Setup of job 9052:
## error_correction
module error_correction # (
    parameter puf_sig_length     = 256,
    parameter ipid_N             = 16
)
(
    input                                clk,
    input                                rst_n,
    input        [1:0]                   pcm_instruction,
    input        [puf_sig_length-1:0]    pcm_puf_in,
    input                                pcm_puf_in_valid,
    input        [$clog2(ipid_N)-1:0]    pcm_ipid_number,
    output logic [puf_sig_length-1:0]    pcm_puf_out,
    output logic                         pcm_puf_out_valid,
    output logic                         pcm_S_c  
);
For scale: about 4500 cells after synthesis, roughly 0.081 sq mm of cells after synthesis.
==> flow/config.mk <==
export PLATFORM = sky130hd
export DESIGN_NAME = error_correction
export DESIGN_NICKNAME = error_correction
export VERILOG_FILES = /design/flow/design.v
export SDC_FILE = /design/flow/constraint.sdc
export NUM_CORES = 4
export LEC_CHECK = 0
export CAP_MARGIN = 20
export CORE_ASPECT_RATIO = 0.93
export CORE_MARGIN = 2
export CORE_UTILIZATION = 40
export CTS_CLUSTER_DIAMETER = 199
export GPL_TIMING_DRIVEN = 0
export HOLD_SLACK_MARGIN = 0.17
export MAX_ROUTING_LAYER = met4
export MIN_ROUTING_LAYER = met2
export PLACE_DENSITY_LB_ADDON = 0.06
export SLEW_MARGIN = 20
==> flow/constraint.sdc <==
create_clock -name core_clock -period 5.0 [get_ports {clk}]
set_input_delay 1.0000 -clock core_clock [delete_from_list [all_inputs] [get_ports {clk}]]
set_output_delay 1.0000 -clock core_clock [all_outputs]
set_load 0.01 [all_outputs]
run.sh (not shown) runs the stock make flow with config.mk's settings and CLKGATE_MAP_FILE=.
Job 9052 finished all stages; the layout is clean.
[inputs] job 9219 vs job 9052
- HOLD_SLACK_MARGIN removed (was 0.17)
- CORE_UTILIZATION changed from 40 to 65
- PLACE_DENSITY newly set to 0.6
- CORE_ASPECT_RATIO removed (was 0.93)
- GPL_TIMING_DRIVEN removed (was 0)
- CTS_CLUSTER_DIAMETER removed (was 199)
- PLACE_DENSITY_LB_ADDON removed (was 0.06)
- MIN_ROUTING_LAYER removed (was met2)
- the clock period (ns, I/O delays scaled along) changed from 5.0 to 4.09
==> comparison <==
Note that the die area recorded for job 9219 amounts to 0.62 times the value seen in job 9052. The higher global-route usage over all layers came out of job 9052. The logic share of the area in job 9219 was higher than what job 9052 gave. Job 9052 → job 9219: final standard cell area without fillers lost 3.3%, setup slack of the critical path after layout picked up an extra 0.61 ns, non-clock buffer count lost 44.
> inputs changed (job 9219 -> job 2287)
- removing MAX_ROUTING_LAYER (formerly met4)
- changing CORE_UTILIZATION from 65 to 58
- changing the clock period (ns, I/O delays scaled along) from 4.09 to 3.67
--- outcome ---
Diff job 2287..job 9219 | max capacitance violation total | unchanged
The lower via count of the first global-routing pass of job 2287 and job 9219 is in job 9219.
Going from job 9219 to job 2287, the combinational power share was found to have gone up by 1.1 points.
Job 2287 ended with more overall die width than job 9219.
Relative slew slack is higher on job 2287
~same routed via count in job 2287 and job 9219
From job 9219 to job 2287 the numbers moved as follows: sum of routed wire length over all layers has decreased, synthesized area has remained practically unchanged.
Job 2287: number of buffers added by the clock tree synthesis step higher than job 9219
Edits applied to the flow inputs when going from job 2287 to job 3425:
- changing CORE_UTILIZATION from 58 to 30
- changing the clock period (ns, I/O delays scaled along) from 3.67 to 3.88
--- outcome ---
Relative to job 2287, the final cell area reported for job 3425 is higher. | power per cell area | higher: job 2287 |. Of job 3425 and job 2287, the higher setup slack of the critical path after layout belongs to job 3425. The run showing the smaller final core area utilization is job 3425.
Modified inputs, job 4399 compared to job 3425
- swapping 30 for 64 in CORE_UTILIZATION
- clearing PLACE_DENSITY, which used to be 0.6
- swapping 3.88 for 2.15 in the clock period (ns, I/O delays scaled along)
[summary]
[flow] job 4399 | stages: complete | final checks: fail | reason: setup timing. On cell total after placement, the lower figure sits with job 4399, not job 3425. Relative to job 3425, the final cell area reported for job 4399 is higher. Power: job 4399 draws more than job 3425. [compare] base=job 3425 new=job 4399: via count of the routed design increased by 9000 relative to the old numbers, data required time at the worst endpoint decreased by 1.73 ns relative to the old numbers.
Setup changes, job 4399 to job 8054
- an added ABC_AREA of 1
- a change of CORE_UTILIZATION from 64 to 72
- an added CTS_CLUSTER_SIZE of 96
- an added SETUP_SLACK_MARGIN of 0.64
- an added CTS_CLUSTER_DIAMETER of 327
- an added PLACE_DENSITY of 0.41
### Flow results
Between job 8054 and job 4399, the die area is higher for job 4399.
Re core utilization at floorplan: job 8054 is 8.3 points up on job 4399.
Job 8054 has number of cells upsized or downsized after cts above what job 4399 had.
For number of cells in Yosys stat, dividing the value from job 8054 by the value from job 4399 gives 2.3.
Diff job 8054 and job 4399: final weighted congestion of routability-driven global placement lower in job 4399
Against job 4399, total placed instance area in job 8054 rose by more than 10%.
Job 8054: it failed during global routing, and the tool reported GRT-0228.
No activity file was given, so power comes from the tool's default toggle rates.
